==> config.mk <==
export PLATFORM = sky130hd
export DESIGN_NAME = Risc_16_bit
export DESIGN_NICKNAME = Risc_16_bit
export VERILOG_FILES = /design/flow/design.v
export SDC_FILE = /design/flow/constraint.sdc
export NUM_CORES = 4
export LEC_CHECK = 0
export ABC_AREA = 1
export CAP_MARGIN = 20
export CORE_MARGIN = 2
export CORE_UTILIZATION = 72
export CTS_CLUSTER_SIZE = 97
export SLEW_MARGIN = 20
==> constraint.sdc <==
create_clock -name core_clock -period 1.3 [get_ports {clk}]
set_input_delay 0.2600 -clock core_clock [delete_from_list [all_inputs] [get_ports {clk}]]
set_output_delay 0.2600 -clock core_clock [all_outputs]
set_load 0.01 [all_outputs]
==> design.v <==
`timescale 1ns / 1ps
module Risc_16_bit(
 input clk,
 input rst,
 output [15:0] imem_addr,
 input  [15:0] imem_data,
 output        dmem_we,
 output [2:0]  dmem_addr,
 output [15:0] dmem_wdata
);
 wire jump,bne,beq,mem_read,mem_write,alu_src,reg_dst,mem_to_reg,reg_write;
 wire[1:0] alu_op;
 wire [3:0] opcode;
 Datapath_Unit DU
 (
  .clk(clk),
  .rst(rst),
  .imem_addr(imem_addr),
  .imem_data(imem_data),
  .trace_we(dmem_we),
  .trace_addr(dmem_addr),
  .trace_wdata(dmem_wdata),
  .jump(jump),
  .beq(beq),
  .mem_read(mem_read),
  .mem_write(mem_write),
  .alu_src(alu_src),
  .reg_dst(reg_dst),
  .mem_to_reg(mem_to_reg),
  .reg_write(reg_write),
  .bne(bne),
  .alu_op(alu_op),
  .opcode(opcode)
 );
 Control_Unit control
 (
  .opcode(opcode),
  .reg_dst(reg_dst),
  .mem_to_reg(mem_to_reg),
  .alu_op(alu_op),
  .jump(jump),
  .bne(bne),
  .beq(beq),
  .mem_read(mem_read),
  .mem_write(mem_write),
  .alu_src(alu_src),
  .reg_write(reg_write)
 );
endmodule
`timescale 1ns / 1ps
module Datapath_Unit(
 input clk,
 input rst,
 output [15:0] imem_addr,
 input  [15:0] imem_data,
 output trace_we,
 output [2:0] trace_addr,
 output [15:0] trace_wdata,
 input jump,beq,mem_read,mem_write,alu_src,reg_dst,mem_to_reg,reg_write,bne,
 input[1:0] alu_op,
 output[3:0] opcode
);
 reg  [15:0] pc_current;
 wire [15:0] pc_next,pc2;
 wire [15:0] instr;
 wire [2:0] reg_write_dest;
 wire [15:0] reg_write_data;
 wire [2:0] reg_read_addr_1;
 wire [15:0] reg_read_data_1;
 wire [2:0] reg_read_addr_2;
 wire [15:0] reg_read_data_2;
 wire [15:0] ext_im,read_data2;
 wire [2:0] ALU_Control;
 wire [15:0] ALU_out;
 wire zero_flag;
 wire [15:0] PC_j, PC_beq, PC_2beq,PC_2bne,PC_bne;
 wire beq_control;
 wire bne_control;
 wire [12:0] jump_shift;
 wire [15:0] mem_read_data;
 always @(posedge clk)
 begin 
   if (rst)
     pc_current <= 16'd0;
   else
     pc_current <= pc_next;
 end
 assign pc2 = pc_current + 16'd2;
 assign imem_addr = pc_current;
 assign instr = imem_data;
 assign jump_shift = {instr[11:0],1'b0};
 assign reg_write_dest = (reg_dst==1'b1) ? instr[5:3] :instr[8:6];
 assign reg_read_addr_1 = instr[11:9];
 assign reg_read_addr_2 = instr[8:6];
 GPRs reg_file
 (
  .clk(clk),
  .rst(rst),
  .reg_write_en(reg_write),
  .reg_write_dest(reg_write_dest),
  .reg_write_data(reg_write_data),
  .reg_read_addr_1(reg_read_addr_1),
  .reg_read_data_1(reg_read_data_1),
  .reg_read_addr_2(reg_read_addr_2),
  .reg_read_data_2(reg_read_data_2)
 );
 assign ext_im = {{10{instr[5]}},instr[5:0]};  
 alu_control ALU_Control_unit(.ALUOp(alu_op),.Opcode(instr[15:12]),.ALU_Cnt(ALU_Control));
 assign read_data2 = (alu_src==1'b1) ? ext_im : reg_read_data_2;
 ALU alu_unit(.a(reg_read_data_1),.b(read_data2),.alu_control(ALU_Control),.result(ALU_out),.zero(zero_flag));
 assign PC_beq = pc2 + {ext_im[14:0],1'b0};
 assign PC_bne = pc2 + {ext_im[14:0],1'b0};
 assign beq_control = beq & zero_flag;
 assign bne_control = bne & (~zero_flag);
 assign PC_2beq = (beq_control==1'b1) ? PC_beq : pc2;
 assign PC_2bne = (bne_control==1'b1) ? PC_bne : PC_2beq;
 assign PC_j = {pc2[15:13],jump_shift};
 assign pc_next = (jump == 1'b1) ? PC_j :  PC_2bne;
  Data_Memory dm
   (
    .clk(clk),
    .rst(rst),
    .trace_we(trace_we),
    .trace_addr(trace_addr),
    .trace_wdata(trace_wdata),
    .mem_access_addr(ALU_out),
    .mem_write_data(reg_read_data_2),
    .mem_write_en(mem_write),
    .mem_read(mem_read),
    .mem_read_data(mem_read_data)
   );
 assign reg_write_data = (mem_to_reg == 1'b1)?  mem_read_data: ALU_out;
 assign opcode = instr[15:12];
endmodule
`timescale 1ns / 1ps
module Control_Unit(
      input[3:0] opcode,
      output reg[1:0] alu_op,
      output reg jump,beq,bne,mem_read,mem_write,alu_src,reg_dst,mem_to_reg,reg_write    
    );
always @(*)
begin
 case(opcode) 
 4'b0000:  
   begin
    reg_dst = 1'b0;
    alu_src = 1'b1;
    mem_to_reg = 1'b1;
    reg_write = 1'b1;
    mem_read = 1'b1;
    mem_write = 1'b0;
    beq = 1'b0;
    bne = 1'b0;
    alu_op = 2'b00;
    jump = 1'b0;   
   end
 4'b0001: 
   begin
    reg_dst = 1'b0;
    alu_src = 1'b1;
    mem_to_reg = 1'b0;
    reg_write = 1'b0;
    mem_read = 1'b0;
    mem_write = 1'b1;
    beq = 1'b0;
    bne = 1'b0;
    alu_op = 2'b00;
    jump = 1'b0;   
   end
 4'b0010:  
   begin
    reg_dst = 1'b1;
    alu_src = 1'b0;
    mem_to_reg = 1'b0;
    reg_write = 1'b1;
    mem_read = 1'b0;
    mem_write = 1'b0;
    beq = 1'b0;
    bne = 1'b0;
    alu_op = 2'b10;
    jump = 1'b0;   
   end
 4'b0011:  
   begin
    reg_dst = 1'b1;
    alu_src = 1'b0;
    mem_to_reg = 1'b0;
    reg_write = 1'b1;
    mem_read = 1'b0;
    mem_write = 1'b0;
    beq = 1'b0;
    bne = 1'b0;
    alu_op = 2'b10;
    jump = 1'b0;   
   end
 4'b0100:  
   begin
    reg_dst = 1'b1;
    alu_src = 1'b0;
    mem_to_reg = 1'b0;
    reg_write = 1'b1;
    mem_read = 1'b0;
    mem_write = 1'b0;
    beq = 1'b0;
    bne = 1'b0;
    alu_op = 2'b10;
    jump = 1'b0;   
   end
 4'b0101:  
   begin
    reg_dst = 1'b1;
    alu_src = 1'b0;
    mem_to_reg = 1'b0;
    reg_write = 1'b1;
    mem_read = 1'b0;
    mem_write = 1'b0;
    beq = 1'b0;
    bne = 1'b0;
    alu_op = 2'b10;
    jump = 1'b0;   
   end
 4'b0110:  
   begin
    reg_dst = 1'b1;
    alu_src = 1'b0;
    mem_to_reg = 1'b0;
    reg_write = 1'b1;
    mem_read = 1'b0;
    mem_write = 1'b0;
    beq = 1'b0;
    bne = 1'b0;
    alu_op = 2'b10;
    jump = 1'b0;   
   end
 4'b0111:  
   begin
    reg_dst = 1'b1;
    alu_src = 1'b0;
    mem_to_reg = 1'b0;
    reg_write = 1'b1;
    mem_read = 1'b0;
    mem_write = 1'b0;
    beq = 1'b0;
    bne = 1'b0;
    alu_op = 2'b10;
    jump = 1'b0;   
   end
 4'b1000:  
   begin
    reg_dst = 1'b1;
    alu_src = 1'b0;
    mem_to_reg = 1'b0;
    reg_write = 1'b1;
    mem_read = 1'b0;
    mem_write = 1'b0;
    beq = 1'b0;
    bne = 1'b0;
    alu_op = 2'b10;
    jump = 1'b0;   
   end
 4'b1001:  
   begin
    reg_dst = 1'b1;
    alu_src = 1'b0;
    mem_to_reg = 1'b0;
    reg_write = 1'b1;
    mem_read = 1'b0;
    mem_write = 1'b0;
    beq = 1'b0;
    bne = 1'b0;
    alu_op = 2'b10;
    jump = 1'b0;   
   end
 4'b1011: 
   begin
    reg_dst = 1'b0;
    alu_src = 1'b0;
    mem_to_reg = 1'b0;
    reg_write = 1'b0;
    mem_read = 1'b0;
    mem_write = 1'b0;
    beq = 1'b1;
    bne = 1'b0;
    alu_op = 2'b01;
    jump = 1'b0;   
   end
 4'b1100:
   begin
    reg_dst = 1'b0;
    alu_src = 1'b0;
    mem_to_reg = 1'b0;
    reg_write = 1'b0;
    mem_read = 1'b0;
    mem_write = 1'b0;
    beq = 1'b0;
    bne = 1'b1;
    alu_op = 2'b01;
    jump = 1'b0;   
   end
 4'b1101: 
   begin
    reg_dst = 1'b0;
    alu_src = 1'b0;
    mem_to_reg = 1'b0;
    reg_write = 1'b0;
    mem_read = 1'b0;
    mem_write = 1'b0;
    beq = 1'b0;
    bne = 1'b0;
    alu_op = 2'b00;
    jump = 1'b1;   
   end   
 default: begin
    reg_dst = 1'b1;
    alu_src = 1'b0;
    mem_to_reg = 1'b0;
    reg_write = 1'b1;
    mem_read = 1'b0;
    mem_write = 1'b0;
    beq = 1'b0;
    bne = 1'b0;
    alu_op = 2'b00;
    jump = 1'b0; 
   end
 endcase
 end
endmodule
`timescale 1ns / 1ps
module alu_control(
    input [1:0] ALUOp,
    input [3:0] Opcode,
    output reg [2:0] ALU_Cnt
);
always @(*) begin
    case(ALUOp)
        2'b00: ALU_Cnt = 3'b000;  
        2'b01: ALU_Cnt = 3'b001;  
        2'b10: begin  
            case(Opcode)
                4'b0010: ALU_Cnt = 3'b000;  
                4'b0011: ALU_Cnt = 3'b001;  
                4'b0100: ALU_Cnt = 3'b010;  
                4'b0101: ALU_Cnt = 3'b011;  
                4'b0110: ALU_Cnt = 3'b100;  
                4'b0111: ALU_Cnt = 3'b101;  
                4'b1000: ALU_Cnt = 3'b110;  
                4'b1001: ALU_Cnt = 3'b111;  
                default: ALU_Cnt = 3'b000;
            endcase
        end
        default: ALU_Cnt = 3'b000;
    endcase
end
endmodule
module ALU(
 input  [15:0] a,  
 input  [15:0] b,  
 input  [2:0] alu_control, 
 output reg [15:0] result,  
 output zero
    );
always @(*)
begin 
 case(alu_control)
 3'b000: result = a + b; 
 3'b001: result = a - b; 
 3'b010: result = ~a;
 3'b011: result = a<<b;
 3'b100: result = a>>b;
 3'b101: result = a & b;
 3'b110: result = a | b; 
 3'b111: begin if (a<b) result = 16'd1;
    else result = 16'd0;
    end
 default:result = a + b; 
 endcase
end
assign zero = (result==16'd0) ? 1'b1: 1'b0;
endmodule
`timescale 1ns / 1ps
module GPRs(
 input    clk,
 input    rst,
 input    reg_write_en,
 input  [2:0] reg_write_dest,
 input  [15:0] reg_write_data,
 input  [2:0] reg_read_addr_1,
 output  [15:0] reg_read_data_1,
 input  [2:0] reg_read_addr_2,
 output  [15:0] reg_read_data_2
);
 reg [15:0] reg_array [7:0];
 integer i;
 always @ (posedge clk ) begin
   if (rst) begin
    for(i=0;i<8;i=i+1)
     reg_array[i] <= 16'd0;
   end
   else if(reg_write_en) begin
    reg_array[reg_write_dest] <= reg_write_data;
   end
 end
 assign reg_read_data_1 = reg_array[reg_read_addr_1];
 assign reg_read_data_2 = reg_array[reg_read_addr_2];
endmodule
`timescale 1ns / 1ps
module Data_Memory(
 input clk,
 input rst,
 output reg        trace_we,
 output reg [2:0]  trace_addr,
 output reg [15:0] trace_wdata,
 input [15:0]   mem_access_addr,
 input [15:0]   mem_write_data,
 input     mem_write_en,
 input mem_read,
 output [15:0]   mem_read_data
);
reg [16 - 1:0] memory [8 - 1:0];
wire [2:0] ram_addr=mem_access_addr[2:0];
integer i;
 always @(posedge clk) begin
  if (rst) begin
   for (i = 0; i < 8; i = i + 1)
    memory[i] <= 16'd0;
  end
  else if (mem_write_en)
   memory[ram_addr] <= mem_write_data;
 end
 always @(posedge clk) begin
  if (rst) begin
   trace_we    <= 1'b0;
   trace_addr  <= 3'd0;
   trace_wdata <= 16'd0;
  end
  else begin
   trace_we    <= mem_write_en;
   trace_addr  <= ram_addr;
   trace_wdata <= mem_write_data;
  end
 end
 assign mem_read_data = (mem_read==1'b1) ? memory[ram_addr]: 16'd0; 
endmodule
==> run.sh <==
#!/bin/bash
# the make line also repeats each setting of config.mk as NAME=value (left out here)
make -C /OpenROAD-flow-scripts/flow DESIGN_CONFIG=/design/flow/config.mk WORK_HOME=/design/flow/orfs CLKGATE_MAP_FILE= finish
==> Slide: Implementation Results, run 1 <==
Run Summary

Placed design
  • PortBufs: between 50 and 60
  • HPWL Detailed: about 57,000 um
  • Placed cells: 3,150
  • Placed cell areas: 0.0237 sq mm
  • Final GP Congestion: 1.06

Die
  • Chip Area: 0.0276 sq mm
  • Die width: 166 um
  • Core ar.: 0.0259 sq mm
  • Boundary pin count: 54
  • Die H: 166 um
  • Rows: approximately 59
  • Fp util: 0.730

Synthesis
  • XOR-XNOR Cells, Area Fraction: 0.0167
  • Asr flop ratio synth: 0
  • Largest non-sequential cell family by area: simple AND/OR/NAND/NOR gates
  • Aoi share: 0.125
  • Synth warnings: 6
  • Share of Yosys cell area claimed by the top area cell type: 0.406
  • Yosys cell count: roughly 2,400
  • Top cells, area: edfxtp_1 (41%), nand2_1 (9.8%), nor2_1 (8.4%), nand3_1 (6.0%), inv_1 (4.3%)
  • Ys flop type: edfxtp_1
  • Netlist cell types: 57
  • Syn nets: 2,490
  • Adder Share, Synth: 0.0462
  • Most frequent cells after synthesis: nand2_1 (495), nor2_1 (421), edfxtp_1 (256), nand3_1 (225), inv_1 (217)
  • Synth flops: 291
  • Post-Syn Area per Cell: 7.87 sq um
  • Count leader, synth: nand2_1
  • Yosys stat area: around 0.019 sq mm
  • Simple-Gate Area Share: 0.281
  • Cell type with the largest total area: edfxtp_1
  • EDFF count, synth: around 260
  • Syn Std Cell Area: 0.0189 sq mm
  • Mux share: 0
  • Syn Inst Count: 2,404
  • Register area share after synthesis: 0.444

Status
  • Error: [ERROR DPL-0033] detailed placement checks failed during check placement.
  • Outcome: did not finish
  • Failing step: clock tree synthesis (4_1_cts)
-- through the flow --
stage               hold slack [ns]  TNS [ns]  setup slack (ns)
global placement              0.598  -1448.53             -3.33
detailed placement            0.616  -1632.66             -3.86
floorplan                     0.409  -1156.85             -2.80
==> inputs of run 2 (changes only) <==
- ABC_AREA: 1 -> not set
- CORE_UTILIZATION: 72 -> 52
- CTS_CLUSTER_DIAMETER: not set -> 227
- CTS_CLUSTER_SIZE: 97 -> not set
- GPL_ROUTABILITY_DRIVEN: not set -> 0
- HOLD_SLACK_MARGIN: not set -> -0.05
- SETUP_SLACK_MARGIN: not set -> 1.47
- TNS_END_PERCENT: not set -> 55
- clock period: 1.3 -> 5.17 ns (I/O delays scaled with it)
==> run 2 against run 1 <==
The layout now fails its checks (negative setup slack); area after synthesis is 3.2% higher; die area up 42%; synthesized cell count fell by 23%.
==> Slide: Implementation Results, run 2 <==
Synthesis and Place & Route Summary

Critical path
  • Reg2reg start: DU.reg_file.reg_array[6][0]
  • Worst path slowest cell: fa_2
  • Buf/Inv on CP: 11
  • Worst setup startpoint: imem_data[6]
  • CP arrival: between 5 and 6 ns
  • Startpoint types: input port
  • Worst r2r path cells: 22
  • Setup crit end: DU.reg_file.reg_array[5][14]
  • Worst R2R End: DU.reg_file.reg_array[5][14]
  • Crit-path most repeated cell: buf_12
  • Maximum fanout along the worst path: 8
  • Cell family with most CP delay: buffers and inverters
  • Worst R2R Setup Slack: 0.32 ns
  • Crit. End Element: flip-flop
  • WP depth: 26
  • CP required: 5.47 ns
  • Worst path max stage delay: ~0.43 ns
  • Kind of critical path: in2reg

Synthesis
  • Yosys stat area: 0.0195 sq mm (+3.2%)
  • Syn Inst Count: 1,856 (-23%)
  • Largest non-sequential cell family by area: simple AND/OR/NAND/NOR gates
  • Share of Yosys cell area claimed by the top area cell type: 0.394 (-0.0126)
  • Top cells, area: edfxtp_1 (39%), mux2i_1 (11%), nor2_1 (5.5%), ha_1 (4.2%), mux4_2 (4.0%)
  • Asr flop ratio synth: 0 (unchanged)
  • Synth warnings: 6 (unchanged)
  • Mux share: 0.173 (+0.173)
  • Netlist cell types: 100 (+75%)
  • EDFF count, synth: 256 (unchanged)
  • XOR-XNOR Cells, Area Fraction: 0.0197 (+0.00307)
  • Syn Std Cell Area: 0.0195 sq mm (+3.2%)
  • Most frequent cells after synthesis: nor2_1 (285), edfxtp_1 (256), mux2i_1 (206), nand2_1 (119), nor2b_1 (76)
  • Simple-Gate Area Share: 0.174 (-0.107)
  • Cell type with the largest total area: edfxtp_1
  • Yosys cell count: 1,856 (-23%)
  • Count leader, synth: nor2_1
  • Register area share after synthesis: 0.430 (-0.0138)
  • Adder Share, Synth: 0.0447 (-0.00144)
  • Ys flop type: edfxtp_1
  • Aoi share: 0.116 (-0.00967)
  • Syn nets: 1,942 (-22%)
  • Post-Syn Area per Cell: 10.5 sq um (+34%)
  • Synth flops: 291 (unchanged)

Timing
  • Max-slew violations: 0
  • Final hold vios: 0
  • Slew HR: 0.330
  • Clock skew: 0.0258 ns
  • Fin crit period: 5.23 ns
  • Final period util: 1.01
  • Fmax: between 0.15 and 0.2 GHz
  • Setup TNS: -1.72 ns
  • Setup ws final: -0.0618 ns
  • Final setup viols: 68
  • Actual slew at the worst max-slew pin: roughly 1 ns
  • Unrepaired setup endpoints after global routing: yes
  • Hold Worst Slack: 0.674 ns

Power and ir drop
  • Sequential power: 2780 uW
  • Overall power: 9760 uW
  • Clk power: 2390 uW
  • Sw frac: 0.348
  • Pwr Density: 359 mW/mm^2
  • Worst VDD drop: 0.281 mV
  • Comb. pwr: 4590 uW
  • Max power group: combinational logic
  • Sequential group share of total power: 0.285
  • Comb power frac: 0.470
  • Clock power frac: 0.245
  • Sw Pwr: around 3400 uW
  • P_leak: 0.0113 uW
  • Internal cell power: roughly 6400 uW

Clocking
  • Sink Count: 291
  • Number of CTS-inserted buffers: 34
  • Reg clk slew, reported paths: 0.06 ns
  • Clk root buf: clkbuf_16
  • CTS Buffer Depth: 3
  • TritonCTS clock tree: done
  • Late-Pin Clk Latency: 0.55 ns
  • Clock H-tree levels: 2
  • Cts-stage hold buffer count: 0

Global route
  • Busiest metal layer after global routing: met2
  • M1 GR Usage: 0.471
  • Initial antenna violation count: 0
  • Gr ovfl total: 0
  • First-pass GRT wire length: 105,000 um
  • Vias in the first global route: roughly 17,000
  • M2 GR Usage: 0.596
  • Met3 global-route usage: 0.0709
  • GRT Util Overall: 0.365
  • Largest net degree at the start of global routing: 35

Placed design
  • Placed cells: 2,703 (-14%)
  • PortBufs: 52 (unchanged)
  • HPWL Detailed: 52,200 um (-8.1%)

Detailed routing
  • Antenna-violating nets left: 0
  • Via/cell ratio: 6.18
  • Wire per inst: 25.3 um
  • Vias: 17,533
  • Final WL: 71,900 um
  • Starting DRC count in detailed routing: about 1,800
  • 1st-pass router iterations: 5
  • Residual DRC: 0
  • Inserted Diodes: 0

Layout
  • # fillers: 2,603
  • Reg area: 0.00839 sq mm
  • Multi-input gate area: 0.0117 sq mm
  • Nets: approximately 2,400
  • Non-filler instance count after layout: 2,839
  • Synth-to-layout area growth: 39.4%
  • Final core occ: 0.740

Hold path
  • Hold depth: 3
  • Hold Crit Start: DU.pc_current[15]
  • Hold Path Sink: DU.pc_current[15]
  • Min-Delay Path Class: reg2reg

Die
  • Die width: 198 um (+19%)
  • Die H: 198 um (+19%)
  • Chip Area: 0.0391 sq mm (+42%)
  • Fp util: 0.531 (-0.199)
  • Rows: 70 (+19%)
  • Boundary pin count: 54 (unchanged)
  • Core ar.: 0.0368 sq mm (+42%)

Flow run
  • Max-Cap Viols: 0
  • Tool Warnings: 62

Status
  • Outcome: complete, but fails checks
  • Violated Checks: negative setup slack
## run 2: stage by stage
| stage | setup slack (ns) | area [sq um] |
|---|---|---|
| floorplan | -0.485 | 20000 |
| global placement | -1.04 | 24100 |
| detailed placement | -1.11 | 24100 |
| CTS | -0.0303 | 26100 |
| global route | -0.200 | 27200 |
| finish | -0.0618 | 27200 |
## run 2: cell type report
type                       instances  share of cell area
timing repair buffer             565               0.193
clock inverter                    13             0.00593
sequential                       291               0.308
tap                              468              0.0215
clock buffer                      46              0.0341
inverter                          58             0.00855
multi-input combinational       1398               0.429
## run 2: timing repair
item | 4_1_cts | 5_1_grt
setup buffers | 36 | 30
hold endpoints to repair | 0 | 0
setup endpoints to repair | 514 | 493
pin swaps | 42 | 47
gates cloned | 8 | 3
gates resized | 123 | 183
## run 2: layer usage
metal / routed length, um / vias up
met1: 28300 / 8587
met3: 6230 / 196
met5: 0 / -
met4: 3180 / 0
li1: - / 7861
met2: 34200 / 889
==> inputs of run 3 (changes only) <==
- CORE_UTILIZATION: 52 -> 68
- CTS_CLUSTER_DIAMETER: 227 -> 206
- CTS_CLUSTER_SIZE: not set -> 24
- GPL_ROUTABILITY_DRIVEN: 0 -> not set
- HOLD_SLACK_MARGIN: -0.05 -> not set
- MAX_ROUTING_LAYER: not set -> met4
- SETUP_SLACK_MARGIN: 1.47 -> 0.74
- TNS_END_PERCENT: 55 -> not set
- clock period: 5.17 -> 5.56 ns (I/O delays scaled with it)
==> run 3 against run 2 <==
The run now fails in global routing (5_1_grt); area after synthesis unchanged; synthesized cell count stayed put; die area is 23% lower.
==> Slide: Implementation Results, run 3 <==
Run Summary

Clocking
  • Sink Count: 291 (unchanged)
  • Cts-stage hold buffer count: 0 (unchanged)
  • Clock H-tree levels: 1 (-1)
  • Clk root buf: clkbuf_16
  • Number of CTS-inserted buffers: 16 (-53%)
  • CTS Buffer Depth: 3 (unchanged)

Synthesis
  • Simple-Gate Area Share: 0.174 (unchanged)
  • Asr flop ratio synth: 0 (unchanged)
  • Most frequent cells after synthesis: nor2_1 (285), edfxtp_1 (256), mux2i_1 (206), nand2_1 (119), nor2b_1 (76)
  • Ys flop type: edfxtp_1
  • Syn Inst Count: 1,856 (unchanged)
  • Post-Syn Area per Cell: 10.5 sq um (unchanged)
  • Synth flops: 291 (unchanged)
  • Synth warnings: 6 (unchanged)
  • Yosys cell count: 1,856 (unchanged)
  • XOR-XNOR Cells, Area Fraction: 0.0197 (unchanged)
  • Netlist cell types: 100 (unchanged)
  • Syn Std Cell Area: 0.0195 sq mm (unchanged)
  • Cell type with the largest total area: edfxtp_1
  • Count leader, synth: nor2_1
  • Top cells, area: edfxtp_1 (39%), mux2i_1 (11%), nor2_1 (5.5%), ha_1 (4.2%), mux4_2 (4.0%)
  • Mux share: 0.173 (unchanged)
  • Register area share after synthesis: 0.430 (unchanged)
  • EDFF count, synth: 256 (unchanged)
  • Aoi share: 0.116 (unchanged)
  • Largest non-sequential cell family by area: simple AND/OR/NAND/NOR gates
  • Adder Share, Synth: 0.0447 (unchanged)
  • Yosys stat area: 0.0195 sq mm (unchanged)
  • Syn nets: 1,942 (unchanged)
  • Share of Yosys cell area claimed by the top area cell type: 0.394 (unchanged)

Placed design
  • PortBufs: 52 (unchanged)
  • HPWL Detailed: 52,100 um (-0.13%)
  • Setup WS pre-CTS: -0.848 ns (+0.259 ns)
  • Placed cells: 2,590 (-4.2%)
  • Placed cell areas: 0.0237 sq mm (-1.7%)
  • Final GP Congestion: 1.11

Status
  • Outcome: did not finish
  • Error: [ERROR GRT-0232] Routing congestion too high. Check the congestion heatmap in the GUI.
  • Failing step: global routing (5_1_grt)

Global route
  • GRT Util Overall: 0.845
  • Gr ovfl total: 340

Die
  • Fp util: 0.686 (+0.155)
  • Die H: 173 um (-12%)
  • Boundary pin count: 54 (unchanged)
  • Chip Area: 0.0301 sq mm (-23%)
  • Core ar.: 0.0285 sq mm (-23%)
  • Die width: 173 um (-12%)
  • Rows: 62 (-11%)
==> run 3: per-layer routing <==
layer  track usage  GRT overflow
met4         0.859           125
met3         0.666            16
met5             -             -
met2         0.980           192
met1         0.841             7
==> run 3: stage by stage <==
stage	hold slack, ns	total power, uW
after floorplan	0.635	4480
after global placement	0.628	5910
after CTS	0.678	7750
after detailed placement	0.635	6000
==> run 3: repair_timing <==
item / 4_1_cts
cloned: 9
buffers inserted: 56
hold endpoints to repair: 0
resized: 154
setup endpoints to repair: 399
pin swaps: 59
==> inputs of run 4 (changes only) <==
- CAP_MARGIN: 20 -> 10
- CELL_PAD_IN_SITES_GLOBAL_PLACEMENT: not set -> 0
- CORE_MARGIN: 2 -> 10
- CORE_UTILIZATION: 68 -> 21
- CTS_CLUSTER_DIAMETER: 206 -> not set
- CTS_CLUSTER_SIZE: 24 -> 38
- GPL_ROUTABILITY_DRIVEN: not set -> 0
- MAX_ROUTING_LAYER: met4 -> not set
- PLACE_DENSITY: not set -> 0.37
- SETUP_SLACK_MARGIN: 0.74 -> 1.38
- clock period: 5.56 -> 4.83 ns (I/O delays scaled with it)
==> run 4 against run 3 <==
Synthesized cell count is the same; now fails the layout checks on negative setup slack; area after synthesis is the same; die area increased to 3.5 times the previous value.
==> Slide: Implementation Results, run 4 <==
Synthesis and Place & Route Summary

Layout
  • Nets: 2,520
  • Synth-to-layout area growth: 51.0%

Power and ir drop
  • Sequential group share of total power: 0.274
  • Internal cell power: 6980 uW
  • Sequential power: 2980 uW
  • Overall power: 10,900 uW
  • Sw Pwr: 3890 uW
  • Pwr Density: approximately 370 mW/mm^2
  • P_leak: 0.0119 uW
  • Clk power: 2630 uW
  • Comb. pwr: ~5300 uW
  • Clock power frac: 0.242
  • Worst VDD drop: 0.264 mV
  • Comb power frac: 0.484
  • Sw frac: 0.358
  • Max power group: combinational logic

Synthesis
  • Netlist cell types: 100 (unchanged)
  • XOR-XNOR Cells, Area Fraction: 0.0197 (unchanged)
  • Top cells, area: edfxtp_1 (39%), mux2i_1 (11%), nor2_1 (5.5%), ha_1 (4.2%), mux4_2 (4.0%)
  • Yosys cell count: 1,856 (unchanged)
  • Cell type with the largest total area: edfxtp_1
  • Register area share after synthesis: 0.430 (unchanged)
  • Synth warnings: 6 (unchanged)
  • Syn nets: 1,942 (unchanged)
  • Asr flop ratio synth: 0 (unchanged)
  • Ys flop type: edfxtp_1
  • Syn Inst Count: 1,856 (unchanged)
  • Simple-Gate Area Share: 0.174 (unchanged)
  • Yosys stat area: 0.0195 sq mm (unchanged)
  • Mux share: 0.173 (unchanged)
  • Largest non-sequential cell family by area: simple AND/OR/NAND/NOR gates
  • Synth flops: 291 (unchanged)
  • Count leader, synth: nor2_1
  • Syn Std Cell Area: 0.0195 sq mm (unchanged)
  • Most frequent cells after synthesis: nor2_1 (285), edfxtp_1 (256), mux2i_1 (206), nand2_1 (119), nor2b_1 (76)
  • Aoi share: 0.116 (unchanged)
  • Post-Syn Area per Cell: 10.5 sq um (unchanged)
  • Share of Yosys cell area claimed by the top area cell type: 0.394 (unchanged)
  • EDFF count, synth: 256 (unchanged)
  • Adder Share, Synth: 0.0447 (unchanged)

Critical path
  • WP depth: 22
  • Kind of critical path: in2reg
  • Worst r2r path cells: 20
  • Worst R2R Setup Slack: about 0.05 ns
  • Worst path max stage delay: 0.41 ns
  • Crit-path most repeated cell: buf_6
  • CP arrival: 5.49 ns
  • Setup crit end: DU.pc_current[7]
  • Maximum fanout along the worst path: 8
  • Worst path slowest cell: fa_2
  • CP required: between 5 and 6 ns
  • Worst path cell trace: buf_16 -> buf_6 -> mux2i_4 -> a22o_1 -> o31a_4 -> buf_6 -> fa_2 -> o21bai_4 -> a221oi_4 -> and3_4 -> o41ai_4 -> a211oi_1 -> o21bai_2 -> xnor2_1 -> a221o_1 -> a21oi_2 -> and4_4 -> mux2i_4 -> buf_12 -> buf_6 -> nand2_2 -> a311oi_2
  • Worst R2R End: DU.pc_current[7]
  • Crit. End Element: flip-flop
  • Cell family with most CP delay: AND-OR/OR-AND gates
  • Worst setup startpoint: imem_data[6]
  • Buf/Inv on CP: 5
  • Startpoint types: input port
  • Reg2reg start: DU.reg_file.reg_array[3][1]

Status
  • Violated Checks: negative setup slack
  • Outcome: complete, but fails checks

Detailed routing
  • Inserted Diodes: 0
  • Antenna-violating nets left: 0
  • Via/cell ratio: 4.61
  • Residual DRC: 0
  • 1st-pass router iterations: 5
  • Wire per inst: roughly 23 um
  • Vias: 17,078
  • Starting DRC count in detailed routing: 1,048
  • Final WL: roughly 84,000 um

Timing
  • Final period util: 1.04
  • Setup TNS: -15.94 ns
  • Max-slew violations: 0
  • Fmax: 0.198 GHz
  • Actual slew at the worst max-slew pin: 1.17 ns
  • Setup ws final: -0.209 ns
  • Unrepaired setup endpoints after global routing: yes
  • Slew HR: 0.214
  • Final hold vios: 0
  • Clock skew: 0.0141 ns
  • Fin crit period: 5.04 ns
  • Final setup viols: 191

Die
  • Chip Area: 0.106 sq mm (+250%)
  • Boundary pin count: 54 (unchanged)
  • Fp util: 0.212 (-0.473)
  • Rows: 111 (+79%)
  • Die H: 325 um (+87%)
  • Die width: 325 um (+87%)
  • Core ar.: 0.0919 sq mm (+220%)

Clocking
  • Number of CTS-inserted buffers: 36 (+20)
  • TritonCTS clock tree: done
  • Clock H-tree levels: 2 (+1)
  • Sink Count: 291 (unchanged)
  • Clk root buf: clkbuf_16
  • Late-Pin Clk Latency: 0.55 ns
  • CTS Buffer Depth: 3 (unchanged)
  • Reg clk slew, reported paths: 0.06 ns
  • Cts-stage hold buffer count: 0 (unchanged)

Flow run
  • Tool Warnings: roughly 62
  • Max-Cap Viols: 0

Global route
  • First-pass GRT wire length: 123,000 um
  • Gr ovfl total: 0
  • Initial antenna violation count: 0
  • GRT Util Overall: 0.153
  • Vias in the first global route: 17,836
  • Largest net degree at the start of global routing: 29

Hold path
  • Min-Delay Path Class: reg2reg
  • Hold Crit Start: DU.pc_current[15]
  • Hold depth: 3
  • Hold Path Sink: DU.pc_current[15]

Placed design
  • HPWL Detailed: 63,700 um (+22%)
  • Setup WS pre-CTS: -1.43 ns (-0.584 ns)
  • PortBufs: 52 (unchanged)
==> run 4: timing repair <==
action	CTS	global route
cloned	10	2
setup buffers	60	27
hold endpoints to repair	0	0
pin swaps	91	53
resized	267	171
endpoints found under the setup margin	508	518
==> run 4: layout make-up <==
cell class,instances,area (sq um)
Multi-Input combinational cell,1397,12100
Clock inverter,25,208
Tap cell,1243,1560
Sequential cell,291,8390
Inverter,58,236
Fill cell,9445,62500
Timing Repair Buffer,650,6080
Clock buffer,40,926
==> run 4: metrics by stage <==
step / area [sq um] / hold slack [ns] / util / instances
6_report: 29500 / 0.659 / 0.321 / 3704
5_1_grt: 29500 / 0.705 / 0.321 / 3704
4_1_cts: 28500 / 0.667 / 0.310 / 3675
3_5_place_dp: 25500 / 0.647 / 0.277 / 3540
3_3_place_gp: 25500 / 0.672 / 0.277 / 3540
2_1_floorplan: 20000 / 0.635 / - / 1856
==> run 4: layer usage <==
| layer | share of wire | GRT usage | up-vias |
|---|---|---|---|
| li1 | - | - | 8043 |
| met1 | 0.46 | 0.208 | 8523 |
| met2 | 0.47 | 0.255 | 413 |
| met3 | 0.037 | 0.0168 | 99 |
| met4 | 0.032 | 0.0433 | 0 |
| met5 | 0 | 0 | - |
==> inputs of run 5 (changes only) <==
- ABC_AREA: not set -> 1
- CAP_MARGIN: 10 -> 40
- CORE_ASPECT_RATIO: not set -> 1.3
- CORE_MARGIN: 10 -> 9
- CORE_UTILIZATION: 21 -> 29
- CTS_CLUSTER_DIAMETER: not set -> 241
- CTS_CLUSTER_SIZE: 38 -> not set
- GPL_ROUTABILITY_DRIVEN: 0 -> 1
- GPL_TIMING_DRIVEN: not set -> 0
- MAX_ROUTING_LAYER: not set -> met5
- MIN_ROUTING_LAYER: not set -> met2
- PLACE_DENSITY: 0.37 -> not set
- PLACE_DENSITY_LB_ADDON: not set -> 0.18
- SETUP_SLACK_MARGIN: 1.38 -> -0.18
- SLEW_MARGIN: 20 -> 30
- TNS_END_PERCENT: not set -> 50
- clock period: 4.83 -> 5.2 ns (I/O delays scaled with it)
==> run 5 against run 4 <==
Still fails the layout checks on negative setup slack; synthesized cell count up 30%; power down 26%; clock power shrank 9.1%; sequential power shrank 8.1%; register-to-register slack better by 0.45 ns; critical endpoint is now DU.pc_current[5].
==> Slide: Implementation Results, run 5 <==
Synthesis and Place & Route Summary

Global route
  • First-pass GRT wire length: 123,000 um (-0.17%)
  • Largest net degree at the start of global routing: 18 (-38%)
  • Initial antenna violation count: 0 (unchanged)
  • Gr ovfl total: 0 (unchanged)
  • GRT Util Overall: 0.339 (+0.185)
  • Vias in the first global route: 25,928 (+45%)

Clocking
  • TritonCTS clock tree: done
  • Clock H-tree levels: 1 (-1)
  • CTS Buffer Depth: 3 (unchanged)
  • Late-Pin Clk Latency: 0.63 ns (+0.08 ns)
  • Reg clk slew, reported paths: 0.07 ns (about the same)
  • Number of CTS-inserted buffers: 30 (-17%)
  • Sink Count: 291 (unchanged)
  • Clk root buf: clkbuf_16
  • Cts-stage hold buffer count: 0 (unchanged)

Timing
  • Setup ws final: -0.0346 ns (+0.175 ns)
  • Slew HR: 0.382 (+0.168)
  • Final period util: 1.01 (-0.0367)
  • Final hold vios: 0 (unchanged)
  • Max-slew violations: 0 (unchanged)
  • Final setup viols: 6 (-97%)
  • Clock skew: 0.0531 ns (+0.0390 ns)
  • Actual slew at the worst max-slew pin: 0.928 ns (-0.239 ns)
  • Fmax: 0.191 GHz
  • Fin crit period: 5.23 ns
  • Setup TNS: -0.133 ns (+15.81 ns)

Critical path
  • Worst r2r path cells: 30 (+50%)
  • Buf/Inv on CP: 8 (+3)
  • CP required: 5.72 ns (+0.43 ns)
  • Worst setup startpoint: imem_data[10]
  • Crit-path most repeated cell: nand2_1
  • Startpoint types: input port
  • CP arrival: 5.76 ns (+0.27 ns)
  • Maximum fanout along the worst path: 10 (+2)
  • Kind of critical path: in2reg
  • Crit. End Element: flip-flop
  • Worst R2R Setup Slack: 0.50 ns (+0.45 ns)
  • Cell family with most CP delay: simple AND/OR/NAND/NOR gates
  • Worst path slowest cell: a2111oi_1
  • Worst R2R End: DU.pc_current[5]
  • Reg2reg start: DU.reg_file.reg_array[0][1]
  • Worst path max stage delay: 0.51 ns (+0.10 ns)
  • WP depth: 31 (+41%)
  • Setup crit end: DU.pc_current[5]

Power and ir drop
  • Pwr Density: 345 mW/mm^2 (-6.4%)
  • Overall power: 8050 uW (-26%)
  • Comb. pwr: 2920 uW (-44%)
  • P_leak: 0.00981 uW (-17%)
  • Sw frac: 0.386 (+0.0281)
  • Sw Pwr: 3110 uW (-20%)
  • Sequential power: 2740 uW (-8.1%)
  • Sequential group share of total power: 0.340 (+0.066)
  • Worst VDD drop: 0.275 mV (+4.2%)
  • Comb power frac: 0.363 (-0.121)
  • Max power group: combinational logic
  • Internal cell power: 4940 uW (-29%)
  • Clock power frac: 0.297 (+0.055)
  • Clk power: 2390 uW (-9.1%)

Detailed routing
  • Residual DRC: 0 (unchanged)
  • Antenna-violating nets left: 0 (unchanged)
  • Starting DRC count in detailed routing: 5,339 (+410%)
  • 1st-pass router iterations: 10 (+5)
  • Final WL: 85,600 um (+2.1%)
  • Vias: 24,698 (+45%)
  • Wire per inst: 24.8 um (+9.7%)
  • Via/cell ratio: 7.16 (+55%)

Synthesis
  • Most frequent cells after synthesis: nand2_1 (495), nor2_1 (421), edfxtp_1 (256), nand3_1 (225), inv_1 (217)
  • Yosys cell count: 2,404 (+30%)
  • Simple-Gate Area Share: 0.281 (+0.107)
  • Share of Yosys cell area claimed by the top area cell type: 0.406 (+0.0126)
  • Count leader, synth: nand2_1
  • Syn nets: 2,490 (+28%)
  • Ys flop type: edfxtp_1
  • Mux share: 0 (-0.173)
  • Top cells, area: edfxtp_1 (41%), nand2_1 (9.8%), nor2_1 (8.4%), nand3_1 (6.0%), inv_1 (4.3%)
  • Synth warnings: 6 (unchanged)
  • Adder Share, Synth: 0.0462 (+0.00144)
  • Post-Syn Area per Cell: 7.87 sq um (-25%)
  • EDFF count, synth: 256 (unchanged)
  • Syn Std Cell Area: 0.0189 sq mm (-3.1%)
  • XOR-XNOR Cells, Area Fraction: 0.0167 (-0.00307)
  • Register area share after synthesis: 0.444 (+0.0138)
  • Yosys stat area: 0.0189 sq mm (-3.1%)
  • Synth flops: 291 (unchanged)
  • Asr flop ratio synth: 0 (unchanged)
  • Largest non-sequential cell family by area: simple AND/OR/NAND/NOR gates
  • Aoi share: 0.125 (+0.00967)
  • Syn Inst Count: 2,404 (+30%)
  • Cell type with the largest total area: edfxtp_1
  • Netlist cell types: 57 (-43%)

Die
  • Die width: 242 um (-26%)
  • Fp util: 0.293 (+0.0811)
  • Chip Area: 0.0748 sq mm (-29%)
  • Die H: 309 um (-4.8%)
  • Boundary pin count: 54 (unchanged)
  • Rows: 106 (-4.5%)
  • Core ar.: 0.0645 sq mm (-30%)

Placed design
  • Final GP Congestion: roughly 0.96
  • PortBufs: 50 (-3.8%)
  • Placed cells: 3,331 (-5.9%)
  • Placed cell areas: 0.0207 sq mm (-19%)
  • HPWL Detailed: 61,500 um (-3.4%)

Hold path
  • Min-Delay Path Class: reg2reg
  • Hold depth: 3 (unchanged)
  • Hold Crit Start: DU.pc_current[15]
  • Hold Path Sink: DU.pc_current[15]

Layout
  • Final instance area: 0.0233 sq mm (-21%)
  • Final core occ: 0.362 (+0.0413)
  • Non-filler instance count after layout: 3,448 (-6.9%)
  • Synth-to-layout area growth: 23.4%
  • Nets: 2,640 (+4.8%)

Status
  • Violated Checks: negative setup slack
  • Outcome: complete, but fails checks

Flow run
  • Tool Warnings: 61 (-1.6%)
  • Max-Cap Viols: 0 (unchanged)
==> run 5: area by class of cell <==
cell class / count / area, sq um
Multi-Input combinational cell: 1748 / 9720
Timing Repair Buffer: 138 / 1260
Tap cell: 864 / 1080
Fill cell: 6847 / 41100
Clock buffer: 35 / 790
Clock inverter: 21 / 280
Antenna cell: 6 / 15.0
Sequential cell: 291 / 8390
Buffer: 102 / 832
Inverter: 243 / 966
==> run 5: repair_timing <==
item,CTS,global route
pin swaps,18,50
cloned,0,2
setup buffers,26,46
setup endpoints to repair,400,373
gates resized,197,172
==> run 5: through the flow <==
| step | hold WS, ns | setup slack (ns) |
|---|---|---|
| floorplan | 0.612 | -0.275 |
| global placement | 0.620 | -3.45 |
| detailed placement | 0.622 | -3.01 |
| CTS | 0.632 | -0.176 |
| global route | 0.681 | -0.227 |
| finish | 0.628 | -0.0346 |
==> run 5: layer usage <==
layer | vias to the layer above | GRT usage | routed length (um)
li1 | 8297 | - | -
met1 | 8304 | - | 0
met2 | 7117 | 0.429 | 43300
met3 | 946 | 0.403 | 31600
met4 | 34 | 0.0771 | 9600
met5 | - | 0.149 | 1040
==> inputs of run 6 (changes only) <==
- CAP_MARGIN: 40 -> 20
- CELL_PAD_IN_SITES_GLOBAL_PLACEMENT: 0 -> not set
- CORE_ASPECT_RATIO: 1.3 -> not set
- CORE_MARGIN: 9 -> 2
- CORE_UTILIZATION: 29 -> 69
- CTS_CLUSTER_DIAMETER: 241 -> 396
- CTS_CLUSTER_SIZE: not set -> 99
- GPL_ROUTABILITY_DRIVEN: 1 -> not set
- GPL_TIMING_DRIVEN: 0 -> not set
- MAX_ROUTING_LAYER: met5 -> not set
- MIN_ROUTING_LAYER: met2 -> not set
- PLACE_DENSITY: not set -> 0.36
- PLACE_DENSITY_LB_ADDON: 0.18 -> not set
- SETUP_SLACK_MARGIN: -0.18 -> 0.28
- SLEW_MARGIN: 30 -> 20
- TNS_END_PERCENT: 50 -> not set
- clock period: 5.2 -> 4.71 ns (I/O delays scaled with it)
==> run 6 against run 5 <==
The flow now stops in global routing (5_1_grt); area after synthesis did not move; synthesized cell count unchanged; die area decreased by 62%.
==> Slide: Implementation Results, run 6 <==
Run Summary

Status
  • Outcome: did not finish
  • Failing step: global routing (5_1_grt)
  • Error: [ERROR GRT-0232] Routing congestion too high. Check the congestion heatmap in the GUI.

Clocking
  • Cts-stage hold buffer count: 0 (unchanged)
  • Number of CTS-inserted buffers: 6 (-80%)
  • Clock H-tree levels: 1 (unchanged)
  • Clk root buf: clkbuf_16
  • CTS Buffer Depth: 3 (unchanged)
  • Sink Count: 291 (unchanged)

Synthesis
  • Adder Share, Synth: 0.0462 (unchanged)
  • Asr flop ratio synth: 0 (unchanged)
  • Synth flops: 291 (unchanged)
  • Netlist cell types: 57 (unchanged)
  • Share of Yosys cell area claimed by the top area cell type: 0.406 (unchanged)
  • Cell type with the largest total area: edfxtp_1
  • Syn Inst Count: 2,404 (unchanged)
  • Aoi share: 0.125 (unchanged)
  • Yosys cell count: 2,404 (unchanged)
  • Mux share: 0 (unchanged)
  • Synth warnings: 6 (unchanged)
  • Count leader, synth: nand2_1
  • Simple-Gate Area Share: 0.281 (unchanged)
  • Ys flop type: edfxtp_1
  • EDFF count, synth: 256 (unchanged)
  • Largest non-sequential cell family by area: simple AND/OR/NAND/NOR gates
  • Register area share after synthesis: 0.444 (unchanged)
  • Most frequent cells after synthesis: nand2_1 (495), nor2_1 (421), edfxtp_1 (256), nand3_1 (225), inv_1 (217)
  • Yosys stat area: 0.0189 sq mm (unchanged)
  • XOR-XNOR Cells, Area Fraction: 0.0167 (unchanged)
  • Syn nets: 2,490 (unchanged)
  • Top cells, area: edfxtp_1 (41%), nand2_1 (9.8%), nor2_1 (8.4%), nand3_1 (6.0%), inv_1 (4.3%)
  • Syn Std Cell Area: 0.0189 sq mm (unchanged)
  • Post-Syn Area per Cell: 7.87 sq um (unchanged)

Placed design
  • Placed cells: 3,054 (-8.3%)
  • HPWL Detailed: 48,600 um (-21%)
  • PortBufs: 52 (+4.0%)
  • Final GP Congestion: 1.06 (+11%)

Die
  • Fp util: 0.702 (+0.408)
  • Rows: 60 (-43%)
  • Die H: 170 um (-45%)
  • Chip Area: 0.0287 sq mm (-62%)
  • Core ar.: 0.0270 sq mm (-58%)
  • Boundary pin count: 54 (unchanged)
  • Die width: 170 um (-30%)

Global route
  • Gr ovfl total: 307
  • GRT Util Overall: 0.805
==> run 6: stage by stage <==
stage / hold slack (ns) / setup WS [ns] / area [sq um] / utilization
detailed placement: 0.614 / -0.886 / 22700 / 0.841
floorplan: 0.613 / -0.0665 / 19500 / -
CTS: 0.644 / 0.285 / 23400 / 0.869
global placement: 0.592 / -0.752 / 22700 / 0.841
==> run 6: timing repair <==
action                     4_1_cts
gates cloned                     1
setup endpoints to repair      399
buffers inserted                18
pin swaps                       46
gates resized                  122
==> run 6: layer usage <==
metal	GRT usage	overflow
met2	0.978	192
met4	0.816	102
met3	0.641	7
met1	0.803	4
met5	0.290	2
==> inputs of run 7 (changes only) <==
- CORE_UTILIZATION: 69 -> 72
- CTS_CLUSTER_DIAMETER: 396 -> not set
- CTS_CLUSTER_SIZE: 99 -> 22
- PLACE_DENSITY: 0.36 -> not set
- PLACE_DENSITY_LB_ADDON: not set -> 0.05
- SETUP_SLACK_MARGIN: 0.28 -> 0.68
- clock period: 4.71 -> 2.37 ns (I/O delays scaled with it)
==> run 7 against run 6 <==
The flow stops in clock tree synthesis (4_1_cts); synthesized cell count did not move; area after synthesis stayed put; die area down 4.1%.
==> Slide: Implementation Results, run 7 <==
Run Summary

Synthesis
  • Synth warnings: 6 (unchanged)
  • Count leader, synth: nand2_1
  • Asr flop ratio synth: 0 (unchanged)
  • Yosys stat area: 0.0189 sq mm (unchanged)
  • Ys flop type: edfxtp_1
  • Largest non-sequential cell family by area: simple AND/OR/NAND/NOR gates
  • Share of Yosys cell area claimed by the top area cell type: 0.406 (unchanged)
  • Register area share after synthesis: 0.444 (unchanged)
  • Yosys cell count: 2,404 (unchanged)
  • Netlist cell types: 57 (unchanged)
  • EDFF count, synth: 256 (unchanged)
  • Post-Syn Area per Cell: 7.87 sq um (unchanged)
  • Adder Share, Synth: 0.0462 (unchanged)
  • Mux share: 0 (unchanged)
  • Top cells, area: edfxtp_1 (41%), nand2_1 (9.8%), nor2_1 (8.4%), nand3_1 (6.0%), inv_1 (4.3%)
  • Syn Std Cell Area: 0.0189 sq mm (unchanged)
  • Syn nets: 2,490 (unchanged)
  • Cell type with the largest total area: edfxtp_1
  • Synth flops: 291 (unchanged)
  • Most frequent cells after synthesis: nand2_1 (495), nor2_1 (421), edfxtp_1 (256), nand3_1 (225), inv_1 (217)
  • Simple-Gate Area Share: 0.281 (unchanged)
  • Syn Inst Count: 2,404 (unchanged)
  • XOR-XNOR Cells, Area Fraction: 0.0167 (unchanged)
  • Aoi share: 0.125 (unchanged)

Placed design
  • Placed cell areas: 0.0234 sq mm (+3.3%)
  • Final GP Congestion: 1.08 (+1.5%)
  • HPWL Detailed: 55,800 um (+15%)
  • PortBufs: 52 (unchanged)

Die
  • Boundary pin count: 54 (unchanged)
  • Rows: 59 (-1.7%)
  • Chip Area: 0.0276 sq mm (-4.1%)
  • Die width: 166 um (-2.1%)
  • Die H: 166 um (-2.1%)
  • Core ar.: 0.0259 sq mm (-3.9%)
  • Fp util: 0.730 (+0.0282)

Status
  • Failing step: clock tree synthesis (4_1_cts)
  • Outcome: did not finish
  • Error: [ERROR DPL-0038] Utilization greater than 100%, impossible to legalize
-- run 7: through the flow --
| step | setup WS, ns | std cells |
|---|---|---|
| after detailed placement | -3.22 | 3126 |
| after global placement | -2.76 | 3126 |
| after floorplan | -1.94 | 2404 |
==> inputs of run 8 (changes only) <==
- ABC_AREA: 1 -> not set
- CORE_UTILIZATION: 72 -> 62
- CTS_CLUSTER_SIZE: 22 -> not set
- PLACE_DENSITY_LB_ADDON: 0.05 -> not set
- SETUP_SLACK_MARGIN: 0.68 -> not set
- clock period: 2.37 -> 6.11 ns (I/O delays scaled with it)
==> run 8 against run 7 <==
Now clean on timing, DRC and antenna; synthesized cell count fell by 23%; area after synthesis rose by 3.2%; die area rose by 19%.
==> Slide: Implementation Results, run 8 <==
Synthesis and Place & Route Summary

Synthesis
  • EDFF count, synth: 256 (unchanged)
  • Asr flop ratio synth: 0 (unchanged)
  • Synth warnings: 6 (unchanged)
  • Yosys stat area: 0.0195 sq mm (+3.2%)
  • Synth flops: 291 (unchanged)
  • Most frequent cells after synthesis: nor2_1 (285), edfxtp_1 (256), mux2i_1 (206), nand2_1 (119), nor2b_1 (76)
  • Syn Inst Count: 1,856 (-23%)
  • Top cells, area: edfxtp_1 (39%), mux2i_1 (11%), nor2_1 (5.5%), ha_1 (4.2%), mux4_2 (4.0%)
  • Simple-Gate Area Share: 0.174 (-0.107)
  • Register area share after synthesis: 0.430 (-0.0138)
  • Mux share: 0.173 (+0.173)
  • Yosys cell count: 1,856 (-23%)
  • Adder Share, Synth: 0.0447 (-0.00144)
  • Post-Syn Area per Cell: 10.5 sq um (+34%)
  • Share of Yosys cell area claimed by the top area cell type: 0.394 (-0.0126)
  • Syn Std Cell Area: 0.0195 sq mm (+3.2%)
  • Netlist cell types: 100 (+75%)
  • Syn nets: 1,942 (-22%)
  • Count leader, synth: nor2_1
  • Largest non-sequential cell family by area: simple AND/OR/NAND/NOR gates
  • Aoi share: 0.116 (-0.00967)
  • XOR-XNOR Cells, Area Fraction: 0.0197 (+0.00307)
  • Ys flop type: edfxtp_1
  • Cell type with the largest total area: edfxtp_1

Clocking
  • Clock H-tree levels: 1
  • Late-Pin Clk Latency: 0.59 ns
  • Cts-stage hold buffer count: 0
  • Clk root buf: clkbuf_16
  • Number of CTS-inserted buffers: 30
  • TritonCTS clock tree: done
  • Sink Count: about 290
  • CTS Buffer Depth: 3
  • Reg clk slew, reported paths: ~0.060 ns

Hold path
  • Min-Delay Path Class: reg2reg
  • Hold depth: 3
  • Hold Path Sink: DU.pc_current[14]
  • Hold Crit Start: DU.pc_current[14]

Critical path
  • Worst path max stage delay: 0.47 ns
  • CP required: 6.43 ns
  • Cell family with most CP delay: simple AND/OR/NAND/NOR gates
  • Maximum fanout along the worst path: 20
  • Worst setup startpoint: imem_data[14]
  • Worst R2R Setup Slack: 1.12 ns
  • Crit-path most repeated cell: buf_4
  • Worst path cell trace: clkdlybuf4s50_1 -> buf_4 -> or3_1 -> buf_4 -> and2_1 -> ha_1 -> nor3b_1 -> nand4_1 -> buf_4 -> a31oi_2 -> nand2_1 -> o22ai_1 -> nor4_1 -> or2_4 -> buf_12 -> buf_4 -> mux2i_1 -> mux2i_1 -> mux2_2 -> mux2i_4 -> nor2_1
  • Kind of critical path: in2reg
  • CP arrival: between 6 and 7 ns
  • Worst R2R End: DU.pc_current[2]
  • WP depth: 21
  • Worst path slowest cell: clkdlybuf4s50_1
  • Setup crit end: DU.reg_file.reg_array[6][11]
  • Worst r2r path cells: 19
  • Reg2reg start: DU.reg_file.reg_array[6][4]
  • Startpoint types: input port
  • Buf/Inv on CP: 6
  • Crit. End Element: flip-flop

Global route
  • First-pass GRT wire length: 101,000 um
  • Largest net degree at the start of global routing: 44
  • Gr ovfl total: 0
  • GRT Util Overall: 0.405
  • Initial antenna violation count: 1
  • Vias in the first global route: roughly 17,000

Timing
  • Final period util: 0.944
  • Max-slew violations: 0
  • Unrepaired setup endpoints after global routing: no
  • Actual slew at the worst max-slew pin: 1.18 ns
  • Slew HR: 0.213
  • Hold Worst Slack: 0.645 ns
  • Fin crit period: 5.77 ns
  • Final hold vios: 0
  • Clock skew: 0.0488 ns
  • Fmax: 0.173 GHz
  • Final setup viols: 0

Layout
  • Final instance area: 0.0239 sq mm
  • Nets: 2,261
  • Synth-to-layout area growth: 22.4%

Power and ir drop
  • Sequential power: between 2000 and 2500 uW
  • Sw frac: 0.351
  • Sw Pwr: about 2500 uW
  • Comb power frac: 0.416
  • P_leak: around 0.0099 uW
  • Overall power: 7200 uW
  • Internal cell power: 4670 uW
  • Pwr Density: ~300 mW/mm^2
  • Clk power: 1850 uW
  • Clock power frac: 0.257
  • Max power group: combinational logic
  • Worst VDD drop: 0.255 mV
  • Sequential group share of total power: 0.327
  • Comb. pwr: ~3000 uW

Detailed routing
  • Final WL: 66,900 um
  • Wire per inst: 25.8 um
  • Antenna-violating nets left: 0
  • 1st-pass router iterations: 6
  • Residual DRC: 0
  • Vias: roughly 17,000
  • Via/cell ratio: 6.62
  • Starting DRC count in detailed routing: approximately 2,600

Die
  • Chip Area: 0.0329 sq mm (+19%)
  • Die H: 181 um (+9.2%)
  • Boundary pin count: 54 (unchanged)
  • Die width: 181 um (+9.2%)
  • Core ar.: 0.0308 sq mm (+19%)
  • Rows: 64 (+8.5%)
  • Fp util: 0.633 (-0.0968)

Placed design
  • Final GP Congestion: 1.04 (-3.4%)
  • Placed cell areas: 0.0229 sq mm (-2.3%)
  • PortBufs: 52 (unchanged)
  • HPWL Detailed: 50,100 um (-10%)

Status
  • Outcome: timing/DRC/antenna clean

Flow run
  • Max-Cap Viols: 0
  • Tool Warnings: 61
[run 8: area by class of cell]
class,count,area (sq um)
diodes,1,2.50
flip-flops and latches,291,8390
repair buffers,398,3400
inverters,58,225
clock buffers,37,797
fillers,2018,6940
clock inverters,19,190
multi-input cells,1396,10400
well taps,396,495
[run 8: timing repair]
item	in CTS	in global routing
buffers inserted	0	1
hold endpoints to repair	0	0
setup endpoints to repair	0	15
resized	0	9
[run 8: per-stage QoR]
stage	utilization	setup TNS, ns	cells	worst slack, ns
floorplan	-	0	1856	0.00109
global placement	0.742	-20.90	2538	-0.258
detailed placement	0.742	-49.24	2538	-0.331
CTS	0.774	0	2594	0.232
global route	0.775	0	2596	0.0916
finish	0.775	0	2596	0.340
[run 8: layer usage]
layer,vias to the layer above,track usage,wire [um]
met5,-,0,0
met4,0,0.199,3720
met3,249,0.0784,7430
met2,1207,0.651,30900
met1,8221,0.528,24800
li1,7501,-,-
==> inputs of run 9 (changes only) <==
- CORE_UTILIZATION: 62 -> 70
- CTS_CLUSTER_DIAMETER: not set -> 229
- CTS_CLUSTER_SIZE: not set -> 22
- MAX_ROUTING_LAYER: not set -> met4
- clock period: 6.11 -> 5.39 ns (I/O delays scaled with it)
==> run 9 against run 8 <==
The layout now fails its checks (negative setup slack); sequential cell count is the same; sequential power grew 14%; area after synthesis is the same; critical path depth grew 1; register-to-register slack lost 0.86 ns; power grew 12%; highest routed layer unchanged.
==> Slide: Implementation Results, run 9 <==
Synthesis and Place & Route Summary

Power and ir drop
  • Comb power frac: 0.488 (+0.072)
  • Pwr Density: 326 mW/mm^2 (+8.2%)
  • Sequential group share of total power: 0.333 (+0.006)
  • P_leak: 0.0103 uW (+3.9%)
  • Internal cell power: 4950 uW (+5.9%)
  • Sw frac: 0.385 (+0.0339)
  • Worst VDD drop: 0.373 mV (+46%)
  • Comb. pwr: 3920 uW (+31%)
  • Sequential power: 2680 uW (+14%)
  • Clk power: 1440 uW (-22%)
  • Sw Pwr: 3090 uW (+23%)
  • Overall power: 8040 uW (+12%)
  • Clock power frac: 0.179 (-0.078)
  • Max power group: combinational logic

Synthesis
  • Yosys cell count: 1,856 (unchanged)
  • Post-Syn Area per Cell: 10.5 sq um (unchanged)
  • EDFF count, synth: 256 (unchanged)
  • Netlist cell types: 100 (unchanged)
  • Cell type with the largest total area: edfxtp_1
  • Mux share: 0.173 (unchanged)
  • Largest non-sequential cell family by area: simple AND/OR/NAND/NOR gates
  • Register area share after synthesis: 0.430 (unchanged)
  • Top cells, area: edfxtp_1 (39%), mux2i_1 (11%), nor2_1 (5.5%), ha_1 (4.2%), mux4_2 (4.0%)
  • Asr flop ratio synth: 0 (unchanged)
  • Count leader, synth: nor2_1
  • Aoi share: 0.116 (unchanged)
  • Simple-Gate Area Share: 0.174 (unchanged)
  • Synth warnings: 6 (unchanged)
  • Syn nets: 1,942 (unchanged)
  • Share of Yosys cell area claimed by the top area cell type: 0.394 (unchanged)
  • Ys flop type: edfxtp_1
  • Synth flops: 291 (unchanged)
  • Adder Share, Synth: 0.0447 (unchanged)
  • XOR-XNOR Cells, Area Fraction: 0.0197 (unchanged)
  • Yosys stat area: 0.0195 sq mm (unchanged)
  • Syn Inst Count: 1,856 (unchanged)
  • Most frequent cells after synthesis: nor2_1 (285), edfxtp_1 (256), mux2i_1 (206), nand2_1 (119), nor2b_1 (76)
  • Syn Std Cell Area: 0.0195 sq mm (unchanged)

Critical path
  • Worst R2R End: DU.pc_current[7]
  • Crit-path most repeated cell: buf_4
  • Startpoint types: input port
  • Worst r2r path cells: 21 (+2)
  • Cell family with most CP delay: simple AND/OR/NAND/NOR gates
  • CP required: 5.86 ns (-0.57 ns)
  • Worst path max stage delay: 0.47 ns (about the same)
  • Reg2reg start: DU.reg_file.reg_array[7][5]
  • WP depth: 22 (+4.8%)
  • Worst setup startpoint: imem_data[12]
  • Worst path slowest cell: clkdlybuf4s50_1
  • Maximum fanout along the worst path: 7 (-65%)
  • Kind of critical path: in2reg
  • Worst path cell trace: clkdlybuf4s50_1 -> and3b_1 -> o21ai_0 -> buf_4 -> ha_1 -> buf_4 -> a41oi_2 -> buf_4 -> or2_1 -> buf_4 -> nand2_1 -> o21ai_0 -> a221oi_2 -> and3_1 -> a22oi_1 -> nor4_2 -> and4_4 -> mux2i_4 -> buf_12 -> buf_16 -> nand2_2 -> a311oi_2
  • Buf/Inv on CP: 7 (+1)
  • Setup crit end: DU.pc_current[7]
  • CP arrival: 5.93 ns (-0.16 ns)
  • Worst R2R Setup Slack: 0.26 ns (-0.86 ns)
  • Crit. End Element: flip-flop

Die
  • Die width: 171 um (-5.8%)
  • Die H: 171 um (-5.8%)
  • Chip Area: 0.0292 sq mm (-11%)
  • Boundary pin count: 54 (unchanged)
  • Core ar.: 0.0276 sq mm (-10%)
  • Fp util: 0.706 (+0.0733)
  • Rows: 61 (-4.7%)

Timing
  • Actual slew at the worst max-slew pin: 1.10 ns (-0.0741 ns)
  • Final setup viols: 22 (+22)
  • Max-slew violations: 0 (unchanged)
  • Fmax: around 0.18 GHz
  • Clock skew: 0.0409 ns (-0.00790 ns)
  • Final period util: 1.01 (+0.0694)
  • Final hold vios: 0 (unchanged)
  • Fin crit period: around 5.5 ns
  • Hold Worst Slack: 0.666 ns (+0.0213 ns)
  • Slew HR: 0.262 (+0.0490)
  • Setup ws final: -0.0743 ns (-0.414 ns)

Hold path
  • Min-Delay Path Class: reg2reg
  • Hold Crit Start: DU.pc_current[14]
  • Hold Path Sink: DU.pc_current[14]
  • Hold depth: 3 (unchanged)

Global route
  • Largest net degree at the start of global routing: 54 (+23%)
  • Vias in the first global route: 18,235 (+7.6%)
  • First-pass GRT wire length: 104,000 um (+2.5%)
  • GRT Util Overall: 0.489 (+0.0841)
  • Gr ovfl total: 0 (unchanged)
  • Initial antenna violation count: 5 (+4)

Layout
  • Synth-to-layout area growth: 26.5%
  • Final core occ: 0.893 (+0.118)
  • Reg area: 0.00839 sq mm (unchanged)
  • # fillers: 1,241 (-39%)
  • Multi-input gate area: 0.0109 sq mm (+4.6%)
  • Nets: 2,354 (+4.1%)

Placed design
  • Setup WS pre-CTS: -0.872 ns (-0.541 ns)
  • PortBufs: 52 (unchanged)
  • Final GP Congestion: 1.20 (+15%)
  • HPWL Detailed: 50,100 um (about the same)

Flow run
  • Tool Warnings: 63 (+3.3%)
  • Max-Cap Viols: 0 (unchanged)

Clocking
  • Cts-stage hold buffer count: 0 (unchanged)
  • Number of CTS-inserted buffers: 17 (-43%)
  • CTS Buffer Depth: 3 (unchanged)
  • Reg clk slew, reported paths: 0.12 ns (+0.06 ns)
  • Late-Pin Clk Latency: 0.55 ns (-0.04 ns)
  • TritonCTS clock tree: done
  • Clock H-tree levels: 1 (unchanged)
  • Clk root buf: clkbuf_16
  • Sink Count: 291 (unchanged)

Detailed routing
  • Vias: 19,387 (+13%)
  • Residual DRC: 0 (unchanged)
  • Final WL: 77,900 um (+16%)
  • Starting DRC count in detailed routing: 3,779 (+44%)
  • Via/cell ratio: 7.28 (+10%)
  • Wire per inst: 29.2 um (+13%)
  • 1st-pass router iterations: 22 (+16)
  • Antenna-violating nets left: 0 (unchanged)

Status
  • Outcome: complete, but fails checks
  • Violated Checks: negative setup slack
## run 9: repair_timing
item                       4_1_cts  5_1_grt
gates resized                   40       66
cloned                           2        0
setup endpoints to repair      300      178
setup buffers                   11       14
pin swaps                       18       32
## run 9: layer usage
metal,wire length [um],GRT usage,part of all wire
met4,8470,0.319,0.11
met5,0,-,0
met3,11800,0.127,0.15
met2,33000,0.746,0.42
met1,24600,0.574,0.32
## run 9: metrics by stage
stage / cell area, sq um / setup TNS, ns / instances
2_1_floorplan: 19800 / -5.36 / 1856
3_3_place_gp: 23600 / -192.20 / 2600
3_5_place_dp: 23600 / -233.04 / 2600
4_1_cts: 24300 / -0.0636 / 2643
5_1_grt: 24700 / -9.49 / 2662
6_report: 24700 / -0.572 / 2663
## run 9: layout make-up
type,count,share of cell area
Antenna cell,6,0.000608
Clock buffer,28,0.0189
Clock inverter,2,0.00117
Inverter,58,0.00928
Multi-Input combinational cell,1397,0.441
Sequential cell,291,0.340
Tap cell,378,0.0192
Timing Repair Buffer,503,0.170
Power and IR drop assume default switching activity.
